**design/flow/config.mk**
```make
export PLATFORM = sky130hd
export DESIGN_NAME = dot_product
export DESIGN_NICKNAME = dot_product
export VERILOG_FILES = /design/flow/design.v
export SDC_FILE = /design/flow/constraint.sdc
export NUM_CORES = 4
export LEC_CHECK = 0
export CAP_MARGIN = 20
export CORE_MARGIN = 2
export CORE_UTILIZATION = 72
export CTS_CLUSTER_SIZE = 39
export HOLD_SLACK_MARGIN = -0.09
export PLACE_DENSITY_LB_ADDON = 0.26
export SETUP_SLACK_MARGIN = 1.46
export SLEW_MARGIN = 20
```
**design/flow/constraint.sdc**
```tcl
create_clock -name core_clock -period 8.0 [get_ports {ap_clk}]
set_input_delay 1.6000 -clock core_clock [delete_from_list [all_inputs] [get_ports {ap_clk}]]
set_output_delay 1.6000 -clock core_clock [all_outputs]
set_load 0.01 [all_outputs]
```
**design/flow/design.v**
```verilog
module datapath #(parameter P_WIDTH=32)(
	input [P_WIDTH-1:0] input_a,
	input [P_WIDTH-1:0] input_b,
	input clk,
	input rst,
	output [P_WIDTH-1:0] out
	);
wire [P_WIDTH-1:0] mult_result;
wire [P_WIDTH-1:0] adder_out;
reg [P_WIDTH-1:0] adder_out_reg;
assign mult_result = input_a * input_b;
assign adder_out  = adder_out_reg + mult_result;
assign out = adder_out_reg;
always @(posedge clk)
 if (rst ==1) 
	adder_out_reg <= adder_out;
 else
	adder_out_reg <= 0;
endmodule
module controller #(parameter P_ADDR_WIDTH=8, parameter P_COUNT=100)(
	input clk,
	input rst,
	output reg out_rst,
	output reg ce_0,
	output reg ce_1,
	output reg we_0,
	output reg we_1,
	input  [P_ADDR_WIDTH-1:0] cjob_offset,
	output [P_ADDR_WIDTH-1:0] address_0,
	output [P_ADDR_WIDTH-1:0] address_1,
	input fin_buf_empty,
	output reg fin_rd_en,
	input fout_buf_full,
	output reg fout_wr_en,
	output reg cjob_load_en,
	output reg cjob_out_en
);
parameter IDLE= 7'b0000001,JOB_LOAD= 7'b0000010,  PREP=7'b0000100, PROCESSING = 7'b0001000, WRITE_BACK=7'b0010000, WAIT_Q=7'b0100000, WRITE_Q=7'b1000000;
reg [6:0] curr_state;
reg [6:0] next_state;
reg [P_ADDR_WIDTH-1:0] counter;
reg [P_ADDR_WIDTH-1:0] offset;
always @(curr_state,fin_buf_empty,counter,fout_buf_full)
begin
	next_state=5'b00000;
	case (curr_state)	
		IDLE:
			if(!fin_buf_empty)
				next_state=IDLE;
			else
				next_state=JOB_LOAD;
		JOB_LOAD:
			next_state=PREP;
		PREP:
			next_state=PROCESSING;
		PROCESSING:
			if(counter<P_COUNT-1+offset)			
				next_state = PROCESSING;
			else
				next_state = WRITE_BACK;
		WRITE_BACK:
			next_state=WAIT_Q;
		WAIT_Q:
			if(!fout_buf_full)
				next_state=WAIT_Q;
			else
				next_state=WRITE_Q;
		WRITE_Q:
			next_state=IDLE;
		default:
			next_state=IDLE;
	endcase
end
always @(posedge clk)       
begin
	if(rst==1)
		curr_state <= IDLE;
	else
		curr_state <= next_state;
end
always @(posedge clk)       
begin
	case(curr_state)
		IDLE:	begin
			out_rst<=0;
			ce_0<=0;
			ce_1<=0;
			we_0<=0;
			we_1<=0;
			counter <= 0;
			fin_rd_en<=0;
			fout_wr_en<=0;
			cjob_load_en<=0;
			cjob_out_en<=0;
			offset<=0;
			end
		JOB_LOAD:
			begin
			fin_rd_en<=1;
			cjob_load_en<=1;
			end
		PREP:
			begin
			fin_rd_en<=0;
			ce_0<=1;
			ce_1<=1;
			we_0<=0;
			we_1<=0;
			cjob_load_en<=0;
			counter<=cjob_offset;
			offset<=cjob_offset;
			end
		PROCESSING:
			begin
			cjob_load_en<=0;
			out_rst<=1;
			counter<= counter+1;
			end
		WRITE_BACK:
			begin
			ce_1<=0;
			we_0<=1;
			counter<=counter+P_COUNT;
			end
		WAIT_Q:
			begin
			ce_0<=0;
			counter<=0;
			cjob_out_en<=1;
			end
		WRITE_Q:
			begin
			fout_wr_en<=1;
			cjob_out_en<=1;
			end
		default:
			begin
			end
	endcase
end
assign address_0 = counter<<2;
assign address_1 = (counter+P_COUNT)<<2;
endmodule
module cjob_register #(parameter P_ADDR_WIDTH=16)
(
	input clk,
	input rst,
	input load,
	input out_en,
	input [(3+2+16)-1:0] data_in,
	output reg [(3+2+16)-1:0] data_out
);
reg [(3+2+16)-1:0] current_job;
always @(posedge clk) begin
	if(rst) begin
		data_out = 0;
		current_job = 0;
	end
	else begin
		if (load) current_job = data_in;
		if(out_en) data_out = current_job;
    end
end
endmodule
module dot_product (
	input ap_clk,
	input ap_rst,
	output [16-1:0]  	memory_Addr_A,
	output 						memory_EN_A,
	output 						memory_WEN_A,
	output [32-1:0]	memory_Din_A,
	input  [32-1:0] 	memory_Dout_A,
	output [16-1:0]  	memory_Addr_B,
	output 						memory_EN_B,
	output 						memory_WEN_B,
	output [32-1:0]	memory_Din_B,
	input  [32-1:0] 	memory_Dout_B,
	input 						fifo_in_empty_n,
	input  [(3+2+16)-1:0]	fifo_in_dout,
	output 						fifo_in_read,
	input 						fifo_out_full_n,
	output 						fifo_out_write,
	output [(3+2+16)-1:0]	fifo_out_din
);
	wire 						internal_rst;
	wire 						cjob_load_en;
	wire 						cjob_out_en;
	wire [16-1:0] 		job_offset;
datapath #(32) dp(
	.input_a(memory_Dout_A), 
	.input_b(memory_Dout_B), 
	.clk(ap_clk), 
	.rst(internal_rst), 
	.out(memory_Din_A)
);
controller #(16, 100) ctrl(
	.clk(ap_clk),
	.rst(ap_rst),
	.out_rst(internal_rst),
	.ce_0(memory_EN_A),
	.ce_1(memory_EN_B),
	.we_0(memory_WEN_A),
	.we_1(memory_WEN_B),
	.cjob_offset(job_offset),
	.address_0(memory_Addr_A),
	.address_1(memory_Addr_B),
	.fin_buf_empty(fifo_in_empty_n),
	.fin_rd_en(fifo_in_read),
	.fout_buf_full(fifo_out_full_n),
	.fout_wr_en(fifo_out_write),
	.cjob_load_en(cjob_load_en),
	.cjob_out_en(cjob_out_en)
);
cjob_register cjob_reg(
	.clk(ap_clk),
	.rst(ap_rst),
	.load(cjob_load_en),
	.out_en(cjob_out_en),
	.data_in(fifo_in_dout),
	.data_out(fifo_out_din)
);
assign job_offset = fifo_in_dout[16-1:0];
assign memory_Din_B = 0;
endmodule
```
**design/flow/run.sh**
```bash
#!/bin/bash
# the make line also repeats each setting of config.mk as NAME=value (left out here)
make -C /OpenROAD-flow-scripts/flow DESIGN_CONFIG=/design/flow/config.mk WORK_HOME=/design/flow/orfs CLKGATE_MAP_FILE= finish
```
==> flow_summary_export.csv, run 1 <==
group,metric,value,unit
run_status,status,"finished with violations",
run_status,so_faults,"negative setup slack",
drt,routedWlPerCell,27.74,um
cts,postCtsHoldBufs,0,
setup_path,cpMostUsedCell,"fa_1",
job,drv_cap,0,
timing,max_freq,116.7,MHz
cts,cts.sinks,121,
logic_synthesis,edf_count,40,
floorplanning,rows,64,
final_layout,syn2layout_area_growth,25.35,%
cts,htree_num_levels,4,
setup_path,r2r_end,"dp.adder_out_reg[31]",
logic_synthesis,aoi_share,4.980,%
timing,clock_skew,0.01159,ns
logic_synthesis,yosysMostFrequentCell,"inv_1",
global_routing,use_met3,17.69,%
logic_synthesis,synthFlopType,"dfxtp_1",
setup_path,cp.arrival,8.87,ns
logic_synthesis,synth_area,22210,um^2
drt,first_pass_iters,7,
setup_path,crit_family,"adder cells",
setup_path,r2r_start,"dp.adder_out_reg[24]",
global_routing,grt_pass1_wl,121500,um
final_layout,final_nets,3405,
min_path,min_from,"ctrl.curr_state[1]",
drt,drtAntennaViolNets,0,
logic_synthesis,ys_types,60,
setup_path,reg2regPathDepth,22,
drt,vias,20470,
cts,root_buffer,"clkbuf_16",
global_routing,use_met2,79.07,%
logic_synthesis,mux_share,1.127,%
timing,min_period,8.566,ns
timing,setup_ws,-0.5660,ns
setup_path,cp-endpoint,"dp.adder_out_reg[31]",
logic_synthesis,topCellsByArea,"fa_1 39%, and2_1 9.6%, inv_1 8.3%",
logic_synthesis,async_reset_ff_share,0,%
global_routing,grt_overflow,0,
timing,hold_viol,0,
placed_design,io_buffers,174,
floorplanning,coreArea,30510,um^2
setup_path,worst-path-stages,26,
setup_path,cp_num_buf_inv,8,
cts,clk_pin_slew_worst_paths,0.07,ns
floorplanning,die_x,179.6,um
timing,worstMarginPinSlew,1.061,ns
timing,rsz0062_at_grt,"yes",
job,warning_count,29,
logic_synthesis,synth_warnings,3,
global_routing,grt_max_degree,50,
setup_path,cp-end-kind,"flop",
setup_path,critPathLaunch,"memory_Dout_B[9]",
placed_design,dpl_cell_area,25740,um^2
logic_synthesis,xor_area_share,4.434,%
global_routing,grt_pass1_vias,21990,
setup_path,slowest_delay,0.71,ns
logic_synthesis,adder_share,47.48,%
placed_design,hpwlAfterDp,53330,um
logic_synthesis,syn_inst,2405,
drt,drcViolationCount,0,
logic_synthesis,ys_seq_share,12.71,%
floorplanning,die_area,32270,um^2
logic_synthesis,common_cells,"494 x inv_1, 438 x fa_1, 341 x and2_1",
placed_design,gp_congestion,0.9705,
cts,cts_buffers,17,
setup_path,r2r_slack,0.91,ns
drt,vias_per_cell,6.500,
timing,slew_headroom,29.22,%
min_path,min_path_type,"reg2reg",
drt,drtIter0Drc,2742,
logic_synthesis,synth_area_per_cell,9.234,um^2
logic_synthesis,synth_flops,121,
global_routing,grt_use_total,49.62,%
cts,clock_path_buffers,2,
cts,clock_latency,0.46,ns
final_layout,final_area,27840,um^2
min_path,hold_end,"ctrl.fout_wr_en",
setup_path,slowest_stage,"fa_1",
setup_path,start_kind,"primary input",
timing,finalCritPeriodShare,107.1,%
global_routing,grt-busiest-layer,"met2",
global_routing,antenna_found_initial,7,
setup_path,crit_type,"in2reg",
logic_synthesis,ys_cells,2405,
logic_synthesis,logic_family,"adder cells",
drt,routed_wl,87340,um
min_path,min_delay_path_depth,0,
timing,setup_viol,8,
cts,cts_tree,"built",
logic_synthesis,yosys.area.top_type,"fa_1",
final_layout,fillers,1121,
logic_synthesis,yosys_area,22210,um^2
setup_path,cp_max_fo,15,
logic_synthesis,synth_top_area_share,39.48,%
timing,drv_slew,0,
global_routing,grt_use_met1,55.40,%
floorplanning,die_h,179.6,um
floorplanning,io_pins,212,
placed_design,place_ws,-0.7805,ns
logic_synthesis,ys_sh_simple,17.14,%
setup_path,crit_required,8.30,ns
floorplanning,fp_util,72.79,%
-- layer usage --
layer,share of wire [%],up-vias
met1,30,9638
met2,44,2182
met3,16,889
li1,-,7756
met5,0.016,-
met4,11,2
-- area by class of cell --
class                           instances  area (um^2)  area share (%)
Tap cell                              396        495.5           1.780
Multi-Input combinational cell       1659        17640           63.36
Sequential cell                       121         2823           10.14
Clock buffer                           18        450.4           1.618
Timing Repair Buffer                  443         4422           15.88
Inverter                              494         1854           6.661
Clock inverter                         14        143.9          0.5169
Antenna cell                            4        10.01         0.03596
-- repair_timing --
| action | CTS | global route |
|---|---|---|
| cloned | 10 | 0 |
| pin swaps | 135 | 52 |
| gates resized | 319 | 82 |
| setup buffers | 57 | 6 |
| endpoints found under the setup margin | 23 | 23 |
-- through the flow --
step / utilization (%) / instances / setup TNS (ns) / hold WS (ns)
floorplan: - / 2441 / 0 / 0.4064
global route: 91.21 / 3145 / -2.125 / 0.5172
detailed placement: 84.36 / 3040 / -6.633 / 0.4714
global placement: 84.26 / 3038 / -4.644 / 0.4643
CTS: 90.33 / 3139 / 0 / 0.4833
finish: 91.24 / 3149 / -2.126 / 0.4812
==> run 2, diff against run 1 <==
Settings changed: CTS_CLUSTER_SIZE 39 to 86, HOLD_SLACK_MARGIN -0.09 to 0.27, PLACE_DENSITY_LB_ADDON 0.26 to 0.24, SETUP_SLACK_MARGIN 1.46 to 1.5.
Clock period 8.0 ns to 5.54 ns, I/O delays scaled along.
==> flow_summary_export.csv, run 2 <==
group,metric,value,unit
placed_design,gp_congestion,0.9904,
global_routing,grt_use_total,77.92,%
logic_synthesis,yosys_area,22210,um^2
cts,clock_path_buffers,2,
logic_synthesis,logic_family,"adder cells",
logic_synthesis,synth_area_per_cell,9.234,um^2
logic_synthesis,ys_types,60,
cts,cts.sinks,121,
logic_synthesis,ys_seq_share,12.71,%
floorplanning,fp_util,72.79,%
logic_synthesis,syn_inst,2405,
logic_synthesis,ys_cells,2405,
floorplanning,rows,64,
logic_synthesis,common_cells,"494 x inv_1, 438 x fa_1, 341 x and2_1",
logic_synthesis,synth_area,22210,um^2
floorplanning,die_h,179.6,um
floorplanning,coreArea,30510,um^2
logic_synthesis,synth_warnings,3,
cts,cts_buffers,17,
cts,postCtsHoldBufs,0,
logic_synthesis,yosysMostFrequentCell,"inv_1",
logic_synthesis,xor_area_share,4.434,%
logic_synthesis,ys_sh_simple,17.14,%
logic_synthesis,synth_top_area_share,39.48,%
logic_synthesis,mux_share,1.127,%
global_routing,grt_overflow,95,
logic_synthesis,aoi_share,4.980,%
logic_synthesis,adder_share,47.48,%
cts,htree_num_levels,4,
cts,root_buffer,"clkbuf_16",
placed_design,io_buffers,174,
logic_synthesis,synth_flops,121,
logic_synthesis,yosys.area.top_type,"fa_1",
logic_synthesis,async_reset_ff_share,0,%
floorplanning,die_x,179.6,um
floorplanning,die_area,32270,um^2
logic_synthesis,synthFlopType,"dfxtp_1",
logic_synthesis,edf_count,40,
run_status,status,"aborted with a tool error",
run_status,tool.error,"[ERROR GRT-0232] Routing congestion too high. Check the congestion heatmap in the GUI.",
logic_synthesis,topCellsByArea,"fa_1 39%, and2_1 9.6%, inv_1 8.3%",
placed_design,hpwlAfterDp,52860,um
floorplanning,io_pins,212,
run_status,haltStage,"5_1_grt",
-- run 2: per-stage QoR --
step	worst slack, ns	cells	instance area, um^2	util [%]
floorplan	-1.694	2441	23050	-
global placement	-2.645	3058	26030	85.33
detailed placement	-2.821	3060	26060	85.42
CTS	-1.831	3186	28300	92.76
-- run 2: layer usage --
layer	GRT overflow	global-route usage, %
met2	55	94.96
met4	38	82.15
met3	2	62.95
met1	0	76.39
met5	0	19.85
-- run 2: timing repair --
action,in CTS
setup endpoints to repair,29
gates cloned,12
setup buffers,82
gates resized,377
pin swaps,158
==> run 3, diff against run 2 <==
Settings changed: CAP_MARGIN 20 to 15, CORE_UTILIZATION 72 to 70, CTS_CLUSTER_SIZE 86 to 37, HOLD_SLACK_MARGIN 0.27 to -0.09, PLACE_DENSITY_LB_ADDON 0.24 to unset, SETUP_SLACK_MARGIN 1.5 to 1.68.
Clock period 5.54 ns to 6.05 ns, I/O delays scaled along.
==> flow_summary_export.csv, run 3 <==
group,metric,value,unit
setup_path,crit_family,"adder cells",
logic_synthesis,synth_area,22210,um^2
logic_synthesis,logic_family,"adder cells",
logic_synthesis,yosys_area,22210,um^2
logic_synthesis,synthFlopType,"dfxtp_1",
timing,clock_skew,0.01061,ns
logic_synthesis,edf_count,40,
setup_path,crit_type,"in2reg",
logic_synthesis,async_reset_ff_share,0,%
timing,worstMarginPinSlew,1.162,ns
setup_path,r2r_end,"dp.adder_out_reg[28]",
logic_synthesis,common_cells,"494 x inv_1, 438 x fa_1, 341 x and2_1",
job,drv_cap,0,
min_path,hold_end,"cjob_reg.current_job[16]",
cts,htree_num_levels,4,
floorplanning,die_area,33170,um^2
global_routing,antenna_found_initial,7,
drt,first_pass_iters,6,
cts,cts_buffers,17,
setup_path,cp_num_buf_inv,9,
timing,hold_viol,0,
global_routing,grt_overflow,0,
drt,vias_per_cell,6.324,
floorplanning,coreArea,31390,um^2
setup_path,r2r_slack,-0.80,ns
placed_design,place_ws,-2.387,ns
cts,root_buffer,"clkbuf_16",
logic_synthesis,ys_cells,2405,
min_path,min_delay_path_depth,2,
timing,drv_slew,0,
setup_path,critPathLaunch,"memory_Dout_A[11]",
setup_path,r2r_start,"dp.adder_out_reg[10]",
job,warning_count,31,
setup_path,cp-end-kind,"flop",
timing,slew_headroom,22.54,%
placed_design,io_buffers,174,
run_status,so_faults,"negative setup slack",
drt,routedWlPerCell,26.69,um
setup_path,crit_required,6.39,ns
drt,drtIter0Drc,2511,
final_layout,comb_area,18100,um^2
final_layout,fillers,1169,
timing,finalCritPeriodShare,131.6,%
logic_synthesis,ys_types,60,
global_routing,grt_max_degree,43,
logic_synthesis,synth_flops,121,
setup_path,slowest_stage,"fa_1",
logic_synthesis,synth_warnings,3,
final_layout,final_nets,3459,
global_routing,grt_pass1_wl,117200,um
drt,vias,20300,
drt,routed_wl,85660,um
min_path,min_from,"cjob_reg.current_job[16]",
setup_path,reg2regPathDepth,22,
cts,cts_tree,"built",
logic_synthesis,adder_share,47.48,%
floorplanning,die_x,182.1,um
drt,drtAntennaViolNets,0,
floorplanning,die_h,182.1,um
setup_path,cpMostUsedCell,"fa_1",
logic_synthesis,yosysMostFrequentCell,"inv_1",
setup_path,cp.arrival,8.30,ns
floorplanning,fp_util,70.75,%
setup_path,cp_max_fo,5,
logic_synthesis,xor_area_share,4.434,%
logic_synthesis,topCellsByArea,"fa_1 39%, and2_1 9.6%, inv_1 8.3%",
setup_path,start_kind,"primary input",
logic_synthesis,mux_share,1.127,%
min_path,min_path_type,"reg2reg",
logic_synthesis,yosys.area.top_type,"fa_1",
timing,max_freq,125.6,MHz
logic_synthesis,ys_sh_simple,17.14,%
drt,drcViolationCount,0,
floorplanning,io_pins,212,
placed_design,hpwlAfterDp,52270,um
cts,clock_path_buffers,2,
cts,postCtsHoldBufs,0,
cts,clk_pin_slew_worst_paths,0.06,ns
setup_path,cp-endpoint,"dp.adder_out_reg[28]",
logic_synthesis,synth_top_area_share,39.48,%
logic_synthesis,synth_area_per_cell,9.234,um^2
logic_synthesis,aoi_share,4.980,%
timing,fin_tns_setup,-31.16,ns
final_layout,syn2layout_area_growth,29.93,%
timing,setup_viol,22,
cts,cts.sinks,121,
global_routing,grt_pass1_vias,21410,
run_status,status,"finished with violations",
setup_path,slowest_delay,0.89,ns
setup_path,worst-path-stages,27,
timing,whs,0.4985,ns
logic_synthesis,syn_inst,2405,
timing,rsz0062_at_grt,"yes",
logic_synthesis,ys_seq_share,12.71,%
final_layout,regArea,2823,um^2
global_routing,grt_use_total,47.30,%
timing,setup_ws,-1.910,ns
timing,min_period,7.960,ns
floorplanning,rows,65,
placed_design,gp_congestion,0.9804,
cts,clock_latency,0.45,ns
run 3: final cells by class:
type	count	area share (%)
Multi-Input combinational cell	1659	62.74
Timing Repair Buffer	497	17.24
Sequential cell	121	9.782
Inverter	494	6.426
Tap cell	402	1.743
Clock buffer	19	1.574
Clock inverter	13	0.4553
Antenna cell	4	0.03469
run 3: stage by stage:
stage	area [um^2]	cells	utilization, %
3_5_place_dp	26130	3075	83.23
6_report	28860	3209	91.92
5_1_grt	28850	3205	91.89
3_3_place_gp	26110	3074	83.18
2_1_floorplan	23020	2441	-
4_1_cts	28390	3189	90.45
run 3: routing by layer:
layer  GRT usage [%]  up-vias  wire length [um]
met2           75.53     1921             37750
met5               0        -                40
met4           33.13        6              9364
met1           55.15     9731             26460
met3           14.11      775             12040
li1                -     7862                 -
run 3: timing repair:
action | 4_1_cts | 5_1_grt
pin swaps | 174 | 79
resized | 429 | 88
setup buffers | 69 | 16
cloned | 13 | 0
setup endpoints to repair | 28 | 29
==> run 4, diff against run 3 <==
Settings changed: CAP_MARGIN 15 to 20, CORE_UTILIZATION 70 to 40, CTS_CLUSTER_SIZE 37 to unset, HOLD_SLACK_MARGIN -0.09 to unset, SETUP_SLACK_MARGIN 1.68 to 0.11.
Clock period 6.05 ns to 7.92 ns, I/O delays scaled along.
==> flow_summary_export.csv, run 4 <==
group,metric,value,unit
floorplanning,die_h,239.6,um
cts,root_buffer,"clkbuf_16",
setup_path,cp.arrival,8.07,ns
setup_path,crit_required,8.25,ns
logic_synthesis,ys_cells,2405,
floorplanning,coreArea,54990,um^2
logic_synthesis,synth_top_area_share,39.48,%
drt,first_pass_iters,5,
timing,slew_headroom,42.69,%
floorplanning,io_pins,212,
floorplanning,fp_util,40.39,%
final_layout,final_nets,3376,
logic_synthesis,ys_seq_share,12.71,%
setup_path,cp-end-kind,"flop",
logic_synthesis,yosysMostFrequentCell,"inv_1",
drt,vias_per_cell,4.905,
timing,finalCritPeriodShare,97.73,%
drt,drtIter0Drc,936,
logic_synthesis,aoi_share,4.980,%
timing,max_freq,129.2,MHz
min_path,min_path_type,"reg2reg",
floorplanning,die_x,239.6,um
global_routing,grt_overflow,0,
global_routing,grt_pass1_vias,18740,
logic_synthesis,synth_area,22210,um^2
cts,cts.sinks,121,
logic_synthesis,synth_warnings,3,
placed_design,hpwlAfterDp,56360,um
timing,setup_viol,0,
setup_path,crit_family,"adder cells",
run_status,status,"finished clean",
logic_synthesis,synthFlopType,"dfxtp_1",
timing,clock_skew,0.02084,ns
global_routing,grt_pass1_wl,107200,um
logic_synthesis,synth_flops,121,
logic_synthesis,topCellsByArea,"fa_1 39%, and2_1 9.6%, inv_1 8.3%",
cts,cts_buffers,17,
logic_synthesis,async_reset_ff_share,0,%
logic_synthesis,mux_share,1.127,%
cts,clk_pin_slew_worst_paths,0.07,ns
cts,clock_path_buffers,2,
final_layout,fin_cells,3469,
setup_path,r2r_end,"dp.adder_out_reg[31]",
setup_path,r2r_slack,1.35,ns
setup_path,cp-endpoint,"dp.adder_out_reg[31]",
global_routing,antenna_found_initial,3,
setup_path,worstPathCellList,"clkdlybuf4s50_1, buf_12, nand2_1, fa_1, inv_1, fa_1, inv_1, fa_1, inv_1, fa_1, inv_1, fa_1, fa_1, fa_1, fa_2, xor2_1, xnor2_1, xnor2_1, xnor2_1, xnor2_2, xnor3_2, xor2_1, nor2_1",
logic_synthesis,adder_share,47.48,%
logic_synthesis,synth_area_per_cell,9.234,um^2
setup_path,start_kind,"primary input",
drt,drtAntennaViolNets,0,
min_path,hold_end,"cjob_reg.data_out[1]",
logic_synthesis,edf_count,40,
logic_synthesis,yosys_area,22210,um^2
timing,min_period,7.740,ns
logic_synthesis,logic_family,"adder cells",
drt,vias,17010,
logic_synthesis,common_cells,"494 x inv_1, 438 x fa_1, 341 x and2_1",
final_layout,fillers,5174,
placed_design,io_buffers,174,
floorplanning,die_area,57420,um^2
timing,worstMarginPinSlew,0.8380,ns
setup_path,cp_num_buf_inv,6,
cts,htree_num_levels,4,
logic_synthesis,xor_area_share,4.434,%
setup_path,slowest_delay,0.57,ns
floorplanning,rows,86,
logic_synthesis,ys_types,60,
timing,drv_slew,0,
setup_path,reg2regPathDepth,24,
drt,routed_wl,67850,um
setup_path,critPathLaunch,"memory_Dout_B[17]",
final_layout,syn2layout_area_growth,23.17,%
cts,cts_tree,"built",
timing,setup_ws,0.1796,ns
placed_design,gp_congestion,0.9268,
cts,clock_latency,0.45,ns
drt,routedWlPerCell,19.56,um
job,drv_cap,0,
timing,rsz0062_at_grt,"yes",
min_path,min_delay_path_depth,2,
setup_path,r2r_start,"dp.adder_out_reg[21]",
logic_synthesis,yosys.area.top_type,"fa_1",
job,warning_count,28,
logic_synthesis,syn_inst,2405,
timing,hold_viol,0,
placed_design,place_ws,-0.7590,ns
setup_path,crit_type,"in2reg",
setup_path,slowest_stage,"fa_1",
setup_path,cpMostUsedCell,"fa_1",
global_routing,grt_max_degree,50,
min_path,min_from,"cjob_reg.data_out[1]",
placed_design,dp_cells,3413,
drt,drcViolationCount,0,
setup_path,worst-path-stages,23,
logic_synthesis,ys_sh_simple,17.14,%
setup_path,cp_max_fo,11,
global_routing,grt_use_total,24.69,%
==> run 4: area by class of cell <==
cell class,instances,area (um^2),area share (%)
Timing Repair Buffer,414,3900,14.26
Sequential cell,121,2823,10.32
Clock inverter,15,152.6,0.5580
Tap cell,748,935.9,3.421
Antenna cell,1,2.502,0.009148
Clock buffer,17,425.4,1.555
Multi-Input combinational cell,1659,17260,63.10
Inverter,494,1854,6.779
==> run 4: routing by layer <==
| layer | share of wire, % | up-vias | GRT usage (%) |
|---|---|---|---|
| li1 | - | 7695 | - |
| met1 | 42 | 8703 | 32.80 |
| met2 | 48 | 515 | 40.96 |
| met3 | 7.3 | 97 | 4.564 |
| met4 | 3.1 | 4 | 7.443 |
| met5 | 0.040 | - | 0 |
==> run 4: timing repair <==
action,CTS,global route
endpoints found under the setup margin,14,14
hold buffers,0,0
pin swaps,33,53
buffers inserted,14,4
gates resized,107,131
gates cloned,4,2
==> run 4: metrics by stage <==
stage	TNS, ns	hold WS [ns]	utilization, %	cell area, um^2
4_1_cts	0	0.4888	49.38	27150
5_1_grt	-0.06835	0.5025	49.75	27350
2_1_floorplan	0	0.4064	-	22500
6_report	0	0.4876	49.75	27360
3_5_place_dp	-8.440	0.4763	47.47	26100
3_3_place_gp	-7.981	0.4695	47.47	26100
==> run 5, diff against run 4 <==
Settings changed: ABC_AREA set to 0, CORE_MARGIN 2 to 9, CORE_UTILIZATION 40 to 52, CTS_CLUSTER_DIAMETER set to 125, GPL_ROUTABILITY_DRIVEN set to 0, MAX_ROUTING_LAYER set to met4, SETUP_SLACK_MARGIN 0.11 to unset, SLEW_MARGIN 20 to 5, TNS_END_PERCENT set to 15.
Clock period 7.92 ns to 5.45 ns, I/O delays scaled along.
==> flow_summary_export.csv, run 5 <==
group,metric,value,unit
setup_path,start_kind,"primary input",
setup_path,cpMostUsedCell,"fa_1",
floorplanning,die_x,224.7,um
logic_synthesis,async_reset_ff_share,0,%
drt,drtAntennaViolNets,0,
logic_synthesis,yosysMostFrequentCell,"inv_1",
setup_path,cp.arrival,7.52,ns
setup_path,slowest_delay,0.55,ns
floorplanning,fp_util,52.83,%
setup_path,r2r_slack,-1.25,ns
logic_synthesis,yosys_area,22210,um^2
logic_synthesis,ys_seq_share,12.71,%
timing,finalCritPeriodShare,132.5,%
final_layout,final_nets,3440,
global_routing,grt_max_degree,50,
setup_path,worst-path-stages,27,
logic_synthesis,logic_family,"adder cells",
global_routing,grt_pass1_wl,109600,um
logic_synthesis,common_cells,"494 x inv_1, 438 x fa_1, 341 x and2_1",
setup_path,slowest_stage,"fa_1",
timing,min_period,7.221,ns
logic_synthesis,syn_inst,2405,
logic_synthesis,edf_count,40,
job,drv_cap,0,
cts,clock_latency,0.46,ns
timing,worstMarginPinSlew,0.9877,ns
logic_synthesis,adder_share,47.48,%
setup_path,r2r_end,"dp.adder_out_reg[31]",
min_path,min_delay_path_depth,2,
global_routing,grt_overflow,0,
floorplanning,rows,75,
logic_synthesis,yosys.area.top_type,"fa_1",
drt,vias,17440,
logic_synthesis,topCellsByArea,"fa_1 39%, and2_1 9.6%, inv_1 8.3%",
cts,cts_tree,"built",
final_layout,fillers,3474,
final_layout,syn2layout_area_growth,25.42,%
final_layout,final_util,66.26,%
timing,setup_ws,-1.771,ns
setup_path,cp-end-kind,"flop",
placed_design,io_buffers,174,
run_status,so_faults,"negative setup slack",
drt,routedWlPerCell,20.94,um
cts,htree_num_levels,4,
setup_path,reg2regPathDepth,22,
timing,rsz0062_at_grt,"yes",
drt,first_pass_iters,7,
timing,clock_skew,0.02940,ns
min_path,min_from,"cjob_reg.data_out[1]",
floorplanning,coreArea,42040,um^2
setup_path,crit_type,"in2reg",
logic_synthesis,aoi_share,4.980,%
setup_path,critPathLaunch,"memory_Dout_B[9]",
timing,hold_viol,0,
timing,slew_headroom,34.08,%
global_routing,grt_use_total,29.35,%
logic_synthesis,ys_cells,2405,
cts,clock_path_buffers,2,
logic_synthesis,synth_area_per_cell,9.234,um^2
cts,root_buffer,"clkbuf_16",
setup_path,cp_max_fo,4,
min_path,hold_end,"cjob_reg.data_out[1]",
logic_synthesis,synth_area,22210,um^2
logic_synthesis,xor_area_share,4.434,%
logic_synthesis,synth_warnings,3,
drt,drcViolationCount,0,
logic_synthesis,synthFlopType,"dfxtp_1",
drt,vias_per_cell,5.230,
logic_synthesis,ys_types,60,
cts,postCtsHoldBufs,0,
logic_synthesis,mux_share,1.127,%
min_path,min_path_type,"reg2reg",
cts,clk_pin_slew_worst_paths,0.07,ns
setup_path,r2r_start,"dp.adder_out_reg[23]",
timing,setup_viol,23,
cts,cts_buffers,17,
setup_path,crit_family,"adder cells",
logic_synthesis,synth_top_area_share,39.48,%
placed_design,dp_cells,3227,
cts,cts.sinks,121,
floorplanning,io_pins,212,
setup_path,cp-endpoint,"dp.adder_out_reg[31]",
global_routing,antenna_found_initial,12,
timing,drv_slew,0,
floorplanning,die_area,50470,um^2
final_layout,fin_cells,3334,
setup_path,cp_num_buf_inv,9,
run_status,status,"finished with violations",
logic_synthesis,synth_flops,121,
drt,routed_wl,69830,um
placed_design,hpwlAfterDp,54970,um
timing,max_freq,138.5,MHz
global_routing,grt_pass1_vias,19260,
floorplanning,die_h,224.7,um
setup_path,crit_required,5.75,ns
drt,drtIter0Drc,1264,
job,warning_count,29,
logic_synthesis,ys_sh_simple,17.14,%
## run 5: layout make-up
type / instances / area (um^2) / share of cell area, %
Antenna cell: 11 / 27.53 / 0.09882
Clock buffer: 17 / 425.4 / 1.527
Clock inverter: 15 / 143.9 / 0.5166
Inverter: 494 / 1854 / 6.657
Multi-Input combinational cell: 1659 / 17290 / 62.08
Sequential cell: 121 / 2823 / 10.13
Tap cell: 539 / 674.4 / 2.421
Timing Repair Buffer: 478 / 4613 / 16.56
## run 5: routing by layer
metal | global-route usage [%] | wire [um]
met5 | - | 0
met4 | 9.807 | 2612
met3 | 7.580 | 5786
met2 | 46.96 | 32770
met1 | 35.86 | 28660
## run 5: repair_timing
| action | CTS | global route |
|---|---|---|
| gates cloned | 10 | 1 |
| setup buffers | 52 | 2 |
| endpoints found under the setup margin | 24 | 24 |
| pin swaps | 77 | 18 |
| gates resized | 219 | 57 |
## run 5: through the flow
step | hold slack, ns | cell area [um^2] | setup slack (ns) | TNS [ns]
after floorplan | 0.4064 | 22650 | -1.766 | -25.68
after detailed placement | 0.4765 | 26200 | -2.834 | -51.93
final | 0.4865 | 27850 | -1.771 | -31.26
after global placement | 0.4681 | 26200 | -2.811 | -50.98
after global routing | 0.5089 | 27850 | -1.936 | -35.16
after CTS | 0.4863 | 27650 | -1.792 | -32.02
==> run 6, diff against run 5 <==
Settings changed: ABC_AREA 0 to unset, CORE_MARGIN 9 to 2, CORE_UTILIZATION 52 to 71, CTS_CLUSTER_DIAMETER 125 to unset, GPL_ROUTABILITY_DRIVEN 0 to unset, MAX_ROUTING_LAYER met4 to unset, SETUP_SLACK_MARGIN set to -0.28, SLEW_MARGIN 5 to 20, TNS_END_PERCENT 15 to unset.
Clock period 5.45 ns to 4.13 ns, I/O delays scaled along.
==> flow_summary_export.csv, run 6 <==
group,metric,value,unit
timing,worstMarginPinSlew,1.157,ns
logic_synthesis,synthFlopType,"dfxtp_1",
logic_synthesis,ys_seq_share,12.71,%
cts,cts_tree,"built",
setup_path,r2r_end,"dp.adder_out_reg[31]",
global_routing,grt_use_total,47.29,%
cts,cts.sinks,121,
floorplanning,rows,64,
timing,slew_headroom,20.87,%
drt,vias_per_cell,6.539,
setup_path,start_kind,"primary input",
drt,routedWlPerCell,27.94,um
setup_path,r2r_slack,-2.82,ns
floorplanning,coreArea,30670,um^2
setup_path,cp-endpoint,"dp.adder_out_reg[31]",
logic_synthesis,synth_warnings,3,
final_layout,fillers,1108,
setup_path,critPathLaunch,"memory_Dout_A[9]",
final_layout,syn2layout_area_growth,26.46,%
floorplanning,die_area,32710,um^2
setup_path,crit_type,"in2reg",
drt,routed_wl,88240,um
cts,postCtsHoldBufs,0,
setup_path,cp.arrival,7.81,ns
final_layout,fin_cells,3158,
logic_synthesis,synth_area,22210,um^2
timing,rsz0062_at_grt,"yes",
drt,drtAntennaViolNets,0,
logic_synthesis,edf_count,40,
global_routing,use_met3,12.50,%
floorplanning,die_h,180.9,um
setup_path,r2r_start,"dp.adder_out_reg[22]",
logic_synthesis,synth_area_per_cell,9.234,um^2
logic_synthesis,mux_share,1.127,%
logic_synthesis,async_reset_ff_share,0,%
placed_design,hpwlAfterDp,53020,um
global_routing,grt_max_degree,40,
floorplanning,fp_util,72.41,%
global_routing,grt-busiest-layer,"met2",
setup_path,worst-path-stages,28,
logic_synthesis,ys_cells,2405,
drt,drcViolationCount,0,
min_path,hold_end,"cjob_reg.current_job[20]",
placed_design,dpl_cell_area,26070,um^2
placed_design,place_ws,-3.762,ns
cts,clock_path_buffers,2,
setup_path,cp_max_fo,7,
global_routing,use_met2,77.48,%
logic_synthesis,syn_inst,2405,
logic_synthesis,logic_family,"adder cells",
job,warning_count,31,
logic_synthesis,adder_share,47.48,%
setup_path,slowest_stage,"fa_1",
timing,hold_viol,0,
cts,root_buffer,"clkbuf_16",
logic_synthesis,common_cells,"494 x inv_1, 438 x fa_1, 341 x and2_1",
final_layout,final_area,28080,um^2
min_path,min_path_type,"reg2reg",
timing,setup_ws,-3.388,ns
logic_synthesis,ys_sh_simple,17.14,%
min_path,min_from,"cjob_reg.current_job[20]",
setup_path,slowest_delay,0.67,ns
timing,setup_viol,27,
global_routing,antenna_found_initial,4,
cts,clk_pin_slew_worst_paths,0.07,ns
timing,clock_skew,0.01404,ns
drt,vias,20650,
logic_synthesis,yosys.area.top_type,"fa_1",
logic_synthesis,synth_top_area_share,39.48,%
global_routing,grt_overflow,0,
timing,max_freq,133.0,MHz
logic_synthesis,ys_types,60,
cts,htree_num_levels,4,
drt,drtIter0Drc,2678,
logic_synthesis,xor_area_share,4.434,%
timing,min_period,7.518,ns
setup_path,cp_num_buf_inv,10,
setup_path,cp-end-kind,"flop",
logic_synthesis,synth_flops,121,
logic_synthesis,yosys_area,22210,um^2
global_routing,grt_use_met1,55.30,%
final_layout,final_nets,3413,
min_path,min_delay_path_depth,2,
floorplanning,die_x,180.9,um
logic_synthesis,yosysMostFrequentCell,"inv_1",
floorplanning,io_pins,212,
logic_synthesis,aoi_share,4.980,%
timing,finalCritPeriodShare,182.0,%
cts,clock_latency,0.45,ns
run_status,status,"finished with violations",
setup_path,crit_required,4.42,ns
timing,drv_slew,0,
placed_design,io_buffers,174,
setup_path,crit_family,"adder cells",
run_status,so_faults,"negative setup slack",
global_routing,grt_pass1_vias,21590,
final_layout,final_util,91.57,%
drt,first_pass_iters,14,
logic_synthesis,topCellsByArea,"fa_1 39%, and2_1 9.6%, inv_1 8.3%",
setup_path,cpMostUsedCell,"fa_1",
job,drv_cap,0,
placed_design,dp_cells,3071,
global_routing,grt_pass1_wl,117100,um
cts,cts_buffers,17,
setup_path,reg2regPathDepth,24,
placed_design,gp_congestion,0.9699,
run 6: layout make-up:
type,instances,area (um^2),area share (%)
repair buffers,451,4308,15.34
clock inverters,15,176.4,0.6282
flip-flops and latches,121,2823,10.05
multi-input cells,1659,17990,64.06
inverters,494,1854,6.603
clock buffers,17,425.4,1.515
well taps,396,495.5,1.764
diodes,5,12.51,0.04455
run 6: through the flow:
stage,TNS (ns),hold slack (ns)
5_1_grt,-71.80,0.5183
3_3_place_gp,-77.70,0.4624
2_1_floorplan,-49.40,0.4064
4_1_cts,-54.35,0.4934
6_report,-67.66,0.5027
3_5_place_dp,-80.27,0.4734
run 6: metal layers:
metal  up-vias  wire length [um]
li1       7774                 -
met1      9796             26290
met2      2161             39090
met3       912             13110
met4         8              9598
met5         -               145
run 6: what timing repair did:
action,in CTS,in global routing
pin swaps,105,93
setup endpoints to repair,27,26
endpoints found under the hold margin,0,0
setup buffers,48,21
gates cloned,4,0
gates resized,299,162
==> run 7, diff against run 6 <==
Settings changed: CORE_ASPECT_RATIO set to 0.72, CORE_UTILIZATION 71 to 72, CTS_CLUSTER_SIZE set to 55, HOLD_SLACK_MARGIN set to -0.09, MAX_ROUTING_LAYER set to met4, PLACE_DENSITY_LB_ADDON set to 0.21, SETUP_SLACK_MARGIN -0.28 to 1.43, SLEW_MARGIN 20 to 35.
Clock period 4.13 ns to 8.73 ns, I/O delays scaled along.
==> flow_summary_export.csv, run 7 <==
group,metric,value,unit
run_status,status,"finished clean",
min_path,min_from,"cjob_reg.data_out[2]",
setup_path,reg2regPathDepth,22,
cts,cts_buffers,17,
timing,slew_headroom,40.66,%
logic_synthesis,synth_flops,121,
logic_synthesis,ys_seq_share,12.71,%
logic_synthesis,edf_count,40,
setup_path,cp_max_fo,12,
setup_path,slowest_stage,"fa_1",
logic_synthesis,syn_inst,2405,
cts,htree_num_levels,4,
drt,drtAntennaViolNets,0,
setup_path,r2r_start,"dp.adder_out_reg[25]",
setup_path,r2r_end,"dp.adder_out_reg[31]",
logic_synthesis,adder_share,47.48,%
logic_synthesis,yosysMostFrequentCell,"inv_1",
placed_design,gp_congestion,1.018,
setup_path,cpMostUsedCell,"fa_1",
setup_path,worstPathCellList,"dlygate4sd2_1, buf_6, and2_1, fa_1, fa_1, inv_1, fa_1, inv_1, fa_1, inv_1, fa_1, fa_1, fa_2, fa_1, inv_1, ha_1, inv_1, o2bb2ai_2, a311oi_2, buf_4, o21ai_2, xor2_1, nor2_1",
drt,drtIter0Drc,2463,
floorplanning,coreArea,30340,um^2
setup_path,start_kind,"primary input",
timing,finalCritPeriodShare,91.22,%
drt,drcViolationCount,0,
final_layout,final_nets,3319,
timing,setup_viol,0,
job,drv_cap,0,
logic_synthesis,ys_types,60,
global_routing,grt_pass1_wl,116400,um
timing,setup_ws,0.7669,ns
drt,routedWlPerCell,25.47,um
floorplanning,die_area,32290,um^2
global_routing,grt_pass1_vias,20200,
logic_synthesis,logic_family,"adder cells",
logic_synthesis,async_reset_ff_share,0,%
setup_path,cp-endpoint,"dp.adder_out_reg[31]",
timing,hold_viol,0,
final_layout,syn2layout_area_growth,21.44,%
logic_synthesis,synth_warnings,3,
logic_synthesis,common_cells,"494 x inv_1, 438 x fa_1, 341 x and2_1",
timing,worstMarginPinSlew,0.8882,ns
setup_path,cp-end-kind,"flop",
global_routing,grt_overflow,0,
final_layout,final_area,26970,um^2
drt,first_pass_iters,8,
job,warning_count,29,
setup_path,worst-path-stages,23,
setup_path,slowest_delay,0.59,ns
global_routing,grt_max_degree,50,
logic_synthesis,yosys_area,22210,um^2
timing,min_period,7.963,ns
min_path,min_path_type,"reg2reg",
logic_synthesis,ys_cells,2405,
setup_path,cp_num_buf_inv,8,
final_layout,final_util,88.90,%
logic_synthesis,synth_area,22210,um^2
floorplanning,die_x,211.0,um
floorplanning,die_h,153.0,um
logic_synthesis,synth_top_area_share,39.48,%
floorplanning,fp_util,73.21,%
floorplanning,io_pins,212,
cts,postCtsHoldBufs,0,
final_layout,comb_area,17410,um^2
setup_path,cp.arrival,8.26,ns
setup_path,crit_required,9.03,ns
logic_synthesis,xor_area_share,4.434,%
timing,drv_slew,0,
drt,routed_wl,77990,um
drt,vias,19040,
final_layout,regArea,2823,um^2
placed_design,dpl_cell_area,24900,um^2
cts,clock_path_buffers,2,
logic_synthesis,topCellsByArea,"fa_1 39%, and2_1 9.6%, inv_1 8.3%",
placed_design,place_ws,-0.1770,ns
cts,clock_latency,0.44,ns
timing,fin_tns_setup,0,ns
logic_synthesis,yosys.area.top_type,"fa_1",
logic_synthesis,ys_sh_simple,17.14,%
cts,clk_pin_slew_worst_paths,0.06,ns
cts,cts.sinks,121,
setup_path,r2r_slack,2.03,ns
placed_design,io_buffers,174,
timing,whs,0.4807,ns
min_path,min_delay_path_depth,2,
logic_synthesis,synthFlopType,"dfxtp_1",
floorplanning,rows,54,
setup_path,critPathLaunch,"memory_Dout_B[10]",
cts,cts_tree,"built",
global_routing,antenna_found_initial,4,
drt,vias_per_cell,6.217,
logic_synthesis,mux_share,1.127,%
timing,rsz0062_at_grt,"yes",
placed_design,hpwlAfterDp,52120,um
timing,clock_skew,0.01010,ns
cts,root_buffer,"clkbuf_16",
logic_synthesis,aoi_share,4.980,%
final_layout,fillers,1338,
timing,max_freq,125.6,MHz
logic_synthesis,synth_area_per_cell,9.234,um^2
setup_path,crit_type,"in2reg",
min_path,hold_end,"cjob_reg.data_out[2]",
setup_path,crit_family,"adder cells",
global_routing,grt_use_total,50.46,%
==> run 7: through the flow <==
| stage | cells |
|---|---|
| 2_1_floorplan | 2441 |
| 3_3_place_gp | 2938 |
| 3_5_place_dp | 2938 |
| 4_1_cts | 3041 |
| 5_1_grt | 3058 |
| 6_report | 3062 |
==> run 7: final cells by class <==
class / count / area share, %
Multi-Input combinational cell: 1659 / 64.54
Clock buffer: 24 / 1.949
Clock inverter: 8 / 0.2923
Timing Repair Buffer: 357 / 13.99
Sequential cell: 121 / 10.47
Inverter: 494 / 6.875
Antenna cell: 7 / 0.06495
Tap cell: 392 / 1.819
==> run 7: what timing repair did <==
item	CTS	global route
pin swaps	102	55
gates cloned	13	1
setup buffers	58	12
setup endpoints to repair	20	19
gates resized	290	66
==> run 7: layer usage <==
layer	up-vias	track usage, %	routed length [um]
met4	0	21.86	4706
met5	-	-	0
li1	7592	-	-
met1	9329	65.19	27200
met2	1650	69.42	32560
met3	466	21.66	13530
==> run 8, diff against run 7 <==
Settings changed: CORE_ASPECT_RATIO 0.72 to unset, CORE_UTILIZATION 72 to 34, CTS_CLUSTER_SIZE 55 to unset, HOLD_SLACK_MARGIN -0.09 to unset, MAX_ROUTING_LAYER met4 to unset, PLACE_DENSITY_LB_ADDON 0.21 to unset, SETUP_SLACK_MARGIN 1.43 to unset, SLEW_MARGIN 35 to 20.
Clock period 8.73 ns to 11.4 ns, I/O delays scaled along.
==> flow_summary_export.csv, run 8 <==
group,metric,value,unit
floorplanning,die_h,259.6,um
logic_synthesis,common_cells,"494 x inv_1, 438 x fa_1, 341 x and2_1",
logic_synthesis,xor_area_share,4.434,%
setup_path,worst-path-stages,22,
placed_design,dp_cells,3330,
timing,min_period,9.727,ns
setup_path,worstPathCellList,"clkdlybuf4s50_1, buf_4, nand2_1, fa_1, fa_1, inv_1, fa_1, inv_1, fa_1, inv_1, fa_1, fa_1, fa_1, inv_1, fa_1, inv_1, ha_1, a21o_1, a31o_2, a221oi_1, a311oi_2, nor3_1",
global_routing,grt_max_degree,50,
setup_path,cp-end-kind,"flop",
logic_synthesis,ys_sh_simple,17.14,%
logic_synthesis,aoi_share,4.980,%
cts,postCtsHoldBufs,0,
setup_path,slowest_stage,"clkdlybuf4s50_1",
logic_synthesis,ys_cells,2405,
setup_path,crit_type,"in2reg",
timing,clock_skew,0.01227,ns
setup_path,crit_required,11.69,ns
final_layout,syn2layout_area_growth,13.27,%
global_routing,grt_overflow,0,
setup_path,cp-endpoint,"dp.adder_out_reg[27]",
cts,clock_path_buffers,2,
drt,first_pass_iters,5,
logic_synthesis,async_reset_ff_share,0,%
cts,clock_latency,0.44,ns
min_path,min_delay_path_depth,1,
timing,worstMarginPinSlew,1.115,ns
floorplanning,fp_util,34.45,%
logic_synthesis,synth_flops,121,
min_path,min_from,"ctrl.curr_state[6]",
drt,drtIter0Drc,926,
timing,max_freq,102.8,MHz
setup_path,slowest_delay,1.00,ns
logic_synthesis,mux_share,1.127,%
setup_path,cp_num_buf_inv,7,
final_layout,fin_cells,3364,
placed_design,gp_congestion,0.8745,
final_layout,final_nets,3164,
drt,vias_per_cell,4.788,
setup_path,critPathLaunch,"memory_Dout_B[0]",
logic_synthesis,topCellsByArea,"fa_1 39%, and2_1 9.6%, inv_1 8.3%",
logic_synthesis,edf_count,40,
logic_synthesis,synth_area_per_cell,9.234,um^2
job,drv_cap,0,
timing,rsz0062_at_grt,"no",
floorplanning,rows,93,
setup_path,r2r_start,"dp.adder_out_reg[23]",
logic_synthesis,adder_share,47.48,%
drt,drtAntennaViolNets,0,
min_path,hold_end,"ctrl.curr_state[5]",
setup_path,cpMostUsedCell,"fa_1",
logic_synthesis,yosys_area,22210,um^2
final_layout,fillers,6572,
timing,whs,0.4823,ns
cts,cts_setup_buffers,0,
setup_path,start_kind,"primary input",
logic_synthesis,logic_family,"adder cells",
final_layout,regArea,2823,um^2
run_status,status,"finished clean",
cts,cts_tree,"built",
min_path,min_path_type,"reg2reg",
logic_synthesis,synthFlopType,"dfxtp_1",
global_routing,grt_use_total,19.47,%
floorplanning,die_area,67380,um^2
job,warning_count,26,
cts,root_buffer,"clkbuf_16",
setup_path,crit_family,"adder cells",
global_routing,grt_pass1_wl,101200,um
timing,setup_viol,0,
global_routing,antenna_found_initial,5,
timing,finalCritPeriodShare,85.32,%
cts,htree_num_levels,4,
timing,slew_headroom,25.42,%
drt,routedWlPerCell,18.66,um
timing,drv_slew,0,
placed_design,io_buffers,174,
logic_synthesis,ys_types,60,
placed_design,hpwlAfterDp,51560,um
cts,cts.sinks,121,
logic_synthesis,synth_area,22210,um^2
timing,hold_viol,0,
logic_synthesis,ys_seq_share,12.71,%
logic_synthesis,syn_inst,2405,
logic_synthesis,yosysMostFrequentCell,"inv_1",
setup_path,reg2regPathDepth,20,
cts,cts_buffers,17,
setup_path,r2r_end,"dp.adder_out_reg[27]",
logic_synthesis,yosys.area.top_type,"fa_1",
logic_synthesis,synth_top_area_share,39.48,%
final_layout,comb_area,16840,um^2
drt,vias,16110,
cts,clk_pin_slew_worst_paths,0.06,ns
floorplanning,die_x,259.6,um
cts,cts_resized,0,
timing,fin_tns_setup,0,ns
setup_path,cp_max_fo,18,
global_routing,grt_pass1_vias,17900,
setup_path,r2r_slack,4.49,ns
drt,drcViolationCount,0,
final_layout,final_util,39.02,%
floorplanning,coreArea,64460,um^2
logic_synthesis,synth_warnings,3,
setup_path,cp.arrival,10.01,ns
floorplanning,io_pins,212,
drt,routed_wl,62770,um
run 8: cell type report:
type	count	area share [%]
timing repair buffer	202	7.799
clock buffer	19	1.845
inverter	494	7.371
clock inverter	13	0.5720
tap	855	4.252
multi-input combinational	1659	66.93
antenna	1	0.009947
sequential	121	11.22
run 8: per-stage QoR:
stage               cell area [um^2]  worst slack [ns]
floorplan                      22340             2.683
global placement               24520             1.334
detailed placement             24540             1.288
CTS                            25140             1.728
global route                   25150             1.379
finish                         25160             1.673
run 8: metal layers:
layer  GRT usage, %  vias up  routed length, um
li1               -     7274                  -
met4          4.693        8               1332
met5              0        -                 40
met2          32.53      497              30390
met3          3.986       84               4183
met1          25.86     8243              26820
==> run 9, diff against run 8 <==
Settings changed: CORE_ASPECT_RATIO set to 0.5, CORE_MARGIN 2 to 10, CORE_UTILIZATION 34 to 59, CTS_CLUSTER_DIAMETER set to 232, CTS_CLUSTER_SIZE set to 98, HOLD_SLACK_MARGIN set to 0.28, PLACE_DENSITY set to 0.41.
Clock period 11.4 ns to 9.51 ns, I/O delays scaled along.
==> flow_summary_export.csv, run 9 <==
group,metric,value,unit
run_status,status,"finished clean",
floorplanning,die_x,294.4,um
timing,max_freq,112.6,MHz
timing,worstMarginPinSlew,0.9675,ns
setup_path,worst-path-stages,28,
final_layout,final_nets,3208,
logic_synthesis,synth_top_area_share,39.48,%
logic_synthesis,ys_sh_simple,17.14,%
placed_design,io_buffers,174,
timing,drv_slew,0,
global_routing,grt_max_degree,50,
global_routing,grt_pass1_wl,96380,um
setup_path,cp_max_fo,11,
floorplanning,die_h,157.2,um
logic_synthesis,logic_family,"adder cells",
cts,cts_tree,"built",
logic_synthesis,ys_seq_share,12.71,%
logic_synthesis,synth_area_per_cell,9.234,um^2
logic_synthesis,adder_share,47.48,%
logic_synthesis,synth_warnings,3,
drt,routedWlPerCell,19.86,um
job,warning_count,28,
logic_synthesis,mux_share,1.127,%
logic_synthesis,synthFlopType,"dfxtp_1",
logic_synthesis,xor_area_share,4.434,%
logic_synthesis,yosys_area,22210,um^2
cts,cts_resized,0,
drt,drtIter0Drc,1071,
drt,routed_wl,60540,um
drt,drcViolationCount,0,
setup_path,cp.arrival,9.16,ns
drt,vias_per_cell,5.226,
setup_path,critPathLaunch,"memory_Dout_A[5]",
global_routing,grt_overflow,0,
setup_path,crit_family,"adder cells",
min_path,min_path_type,"reg2reg",
final_layout,fin_cells,3048,
logic_synthesis,async_reset_ff_share,0,%
setup_path,cp-end-kind,"flop",
setup_path,r2r_end,"dp.adder_out_reg[29]",
setup_path,crit_required,9.78,ns
logic_synthesis,aoi_share,4.980,%
cts,clk_pin_slew_worst_paths,0.07,ns
logic_synthesis,ys_types,60,
setup_path,cp-endpoint,"dp.adder_out_reg[29]",
floorplanning,fp_util,59.56,%
placed_design,gp_congestion,0.9019,
min_path,min_delay_path_depth,2,
timing,finalCritPeriodShare,93.42,%
setup_path,r2r_slack,2.64,ns
logic_synthesis,synth_area,22210,um^2
cts,root_buffer,"clkbuf_16",
logic_synthesis,ys_cells,2405,
drt,vias,15930,
logic_synthesis,yosysMostFrequentCell,"inv_1",
global_routing,antenna_found_initial,1,
job,drv_cap,0,
timing,rsz0062_at_grt,"no",
timing,hold_viol,0,
cts,cts_setup_buffers,0,
global_routing,grt_use_total,27.02,%
cts,postCtsHoldBufs,0,
min_path,min_from,"cjob_reg.data_out[6]",
cts,htree_num_levels,4,
final_layout,syn2layout_area_growth,12.67,%
setup_path,slowest_stage,"clkdlybuf4s50_1",
min_path,hold_end,"cjob_reg.data_out[6]",
floorplanning,die_area,46270,um^2
drt,drtAntennaViolNets,0,
setup_path,start_kind,"primary input",
logic_synthesis,yosys.area.top_type,"fa_1",
timing,fin_tns_setup,0,ns
floorplanning,rows,50,
timing,setup_viol,0,
timing,clock_skew,0.01329,ns
global_routing,grt_pass1_vias,16960,
floorplanning,io_pins,212,
placed_design,dp_cells,3014,
setup_path,r2r_start,"dp.adder_out_reg[23]",
logic_synthesis,syn_inst,2405,
setup_path,cp_num_buf_inv,11,
cts,clock_path_buffers,2,
logic_synthesis,common_cells,"494 x inv_1, 438 x fa_1, 341 x and2_1",
timing,slew_headroom,33.83,%
setup_path,slowest_delay,0.82,ns
final_layout,final_util,67.11,%
cts,cts_buffers,17,
cts,cts.sinks,121,
setup_path,reg2regPathDepth,23,
drt,first_pass_iters,5,
setup_path,crit_type,"in2reg",
cts,clock_latency,0.42,ns
timing,min_period,8.885,ns
floorplanning,coreArea,37290,um^2
logic_synthesis,synth_flops,121,
logic_synthesis,topCellsByArea,"fa_1 39%, and2_1 9.6%, inv_1 8.3%",
logic_synthesis,edf_count,40,
placed_design,hpwlAfterDp,51050,um
[run 9: per-layer routing]
| layer | wire length [um] | GRT usage, % | vias up | part of all wire, % |
|---|---|---|---|---|
| met5 | 0 | 0 | - | 0 |
| met3 | 4597 | 5.737 | 65 | 7.6 |
| li1 | - | - | 7354 | - |
| met4 | 1243 | 6.433 | 0 | 2.1 |
| met1 | 26350 | 36.83 | 8029 | 44 |
| met2 | 28360 | 43.76 | 481 | 47 |
[run 9: per-stage QoR]
step	hold WS [ns]	worst slack [ns]	cell area (um^2)
2_1_floorplan	0.4064	1.171	22340
3_3_place_gp	0.4701	0.2755	24430
3_5_place_dp	0.4741	0.2103	24430
4_1_cts	0.4878	0.6355	25020
5_1_grt	0.4970	0.3179	25020
6_report	0.4840	0.6254	25020
[run 9: final cells by class]
cell class                      count  area [um^2]
Antenna cell                        2        5.005
Clock buffer                       18        439.2
Clock inverter                     14        151.4
Fill cell                        3134        12260
Inverter                          494         1854
Multi-Input combinational cell   1659        16840
Sequential cell                   121         2823
Tap cell                          494        618.1
Timing Repair Buffer              246         2295
==> run 10, diff against run 9 <==
Settings changed: ABC_AREA set to 1, CORE_ASPECT_RATIO 0.5 to unset, CORE_MARGIN 10 to 2, CORE_UTILIZATION 59 to 72, CTS_CLUSTER_DIAMETER 232 to 388, CTS_CLUSTER_SIZE 98 to 95, HOLD_SLACK_MARGIN 0.28 to unset, PLACE_DENSITY 0.41 to unset, TNS_END_PERCENT set to 5.
Clock period 9.51 ns to 4.69 ns, I/O delays scaled along.
==> flow_summary_export.csv, run 10 <==
group,metric,value,unit
run_status,status,"finished with violations",
run_status,so_faults,"negative setup slack",
global_routing,grt_use_total,49.36,%
logic_synthesis,yosys.area.top_type,"fa_1",
final_layout,final_area,29300,um^2
placed_design,io_buffers,174,
floorplanning,die_area,34100,um^2
timing,clock_skew,0.01356,ns
logic_synthesis,ys_seq_share,12.01,%
timing,min_period,7.282,ns
timing,rsz0062_at_grt,"yes",
final_layout,fin_cells,3914,
global_routing,grt_max_degree,43,
setup_path,r2r_slack,-1.88,ns
global_routing,grt_overflow,0,
min_path,min_delay_path_depth,0,
logic_synthesis,adder_share,44.87,%
job,warning_count,31,
logic_synthesis,yosys_area,23500,um^2
setup_path,cp_max_fo,7,
setup_path,start_kind,"primary input",
floorplanning,io_pins,212,
floorplanning,coreArea,32370,um^2
global_routing,grt_pass1_vias,23670,
logic_synthesis,synth_flops,121,
global_routing,antenna_found_initial,4,
logic_synthesis,syn_inst,3069,
drt,first_pass_iters,10,
floorplanning,rows,66,
timing,worstMarginPinSlew,1.103,ns
setup_path,r2r_start,"dp.adder_out_reg[19]",
drt,dr_wl_met3,13540,um
floorplanning,die_h,184.7,um
timing,hold_viol,0,
logic_synthesis,logic_family,"adder cells",
setup_path,crit_type,"in2reg",
timing,finalCritPeriodShare,155.3,%
logic_synthesis,ys_sh_simple,16.91,%
logic_synthesis,topCellsByArea,"fa_1 37%, inv_1 15%, nand2_1 12%",
logic_synthesis,edf_count,40,
logic_synthesis,async_reset_ff_share,0,%
setup_path,cp.arrival,7.63,ns
logic_synthesis,synth_top_area_share,37.31,%
placed_design,dpl_cell_area,27530,um^2
logic_synthesis,synth_area_per_cell,7.658,um^2
drt,drcViolationCount,0,
logic_synthesis,synth_warnings,3,
drt,wl_met2,36300,um
placed_design,dp_cells,3815,
timing,setup_ws,-2.592,ns
timing,setup_viol,25,
drt,vias_per_cell,5.845,
setup_path,cp_num_buf_inv,5,
job,drv_cap,0,
timing,max_freq,137.3,MHz
timing,whs,0.4666,ns
placed_design,hpwlAfterDp,57030,um
final_layout,syn2layout_area_growth,24.66,%
logic_synthesis,synthFlopType,"dfxtp_1",
cts,clk_pin_slew_worst_paths,0.07,ns
drt,drtAntennaViolNets,0,
logic_synthesis,ys_cells,3069,
setup_path,slowest_delay,0.60,ns
min_path,min_path_type,"reg2reg",
logic_synthesis,synth_area,23500,um^2
timing,drv_slew,0,
drt,routed_wl,84680,um
drt,top_layer_used,"met5",
cts,htree_num_levels,4,
min_path,hold_end,"ctrl.fout_wr_en",
drt,drtIter0Drc,3437,
drt,wl_met1,27560,um
final_layout,final_nets,4127,
setup_path,cpMostUsedCell,"fa_1",
setup_path,cp-end-kind,"flop",
setup_path,worst-path-stages,23,
global_routing,grt_pass1_wl,125400,um
drt,vias,22880,
drt,routedWlPerCell,21.64,um
cts,cts_buffers,17,
timing,slew_headroom,26.50,%
setup_path,cp-endpoint,"dp.adder_out_reg[26]",
floorplanning,fp_util,72.60,%
logic_synthesis,common_cells,"943 x inv_1, 781 x nand2_1, 438 x fa_1",
min_path,min_from,"ctrl.curr_state[1]",
placed_design,place_ws,-3.079,ns
logic_synthesis,mux_share,0.8092,%
setup_path,reg2regPathDepth,19,
cts,clock_path_buffers,2,
cts,cts_tree,"built",
placed_design,gp_congestion,0.9890,
cts,cts.sinks,121,
logic_synthesis,xor_area_share,1.453,%
setup_path,r2r_end,"dp.adder_out_reg[26]",
setup_path,slowest_stage,"fa_2",
setup_path,crit_family,"adder cells",
cts,clock_latency,0.43,ns
logic_synthesis,ys_types,55,
logic_synthesis,aoi_share,4.712,%
setup_path,crit_required,5.04,ns
logic_synthesis,yosysMostFrequentCell,"inv_1",
setup_path,critPathLaunch,"memory_Dout_A[12]",
cts,root_buffer,"clkbuf_16",
floorplanning,die_x,184.7,um
setup_path,worstPathCellList,"clkdlybuf4s15_1, buf_6, nand2_1, inv_1, fa_1, fa_1, fa_1, inv_2, fa_1, inv_1, fa_1, fa_1, fa_1, fa_2, ha_4, a21oi_2, o21ai_0, a21oi_2, nand3_2, a21o_1, a21oi_2, o21ai_1, a21oi_1",
run 10: final cells by class:
cell class	count	area (um^2)
multi-input cells	1854	16870
fillers	1451	3075
diodes	1	2.502
well taps	442	553.0
repair buffers	514	4910
inverters	950	3566
clock inverters	15	150.1
clock buffers	17	425.4
flip-flops and latches	121	2823
run 10: per-layer routing:
layer  vias to the layer above  GRT usage [%]
met5                         -              0
met4                        10          29.71
met3                       691          19.84
met2                      2181          74.57
met1                     10580          59.66
li1                       9412              -
run 10: what timing repair did:
action / 4_1_cts / 5_1_grt
pin swaps: 93 / 51
setup buffers: 56 / 7
resized: 211 / 70
endpoints found under the hold margin: 0 / 0
setup endpoints to repair: 27 / 27
cloned: 4 / 0
hold buffers: 0 / 0
run 10: through the flow:
step	util (%)	setup TNS (ns)
after floorplan	-	-40.24
after global placement	84.96	-65.10
after detailed placement	85.05	-67.88
after CTS	89.84	-45.89
after global routing	90.49	-55.44
final	90.50	-51.52
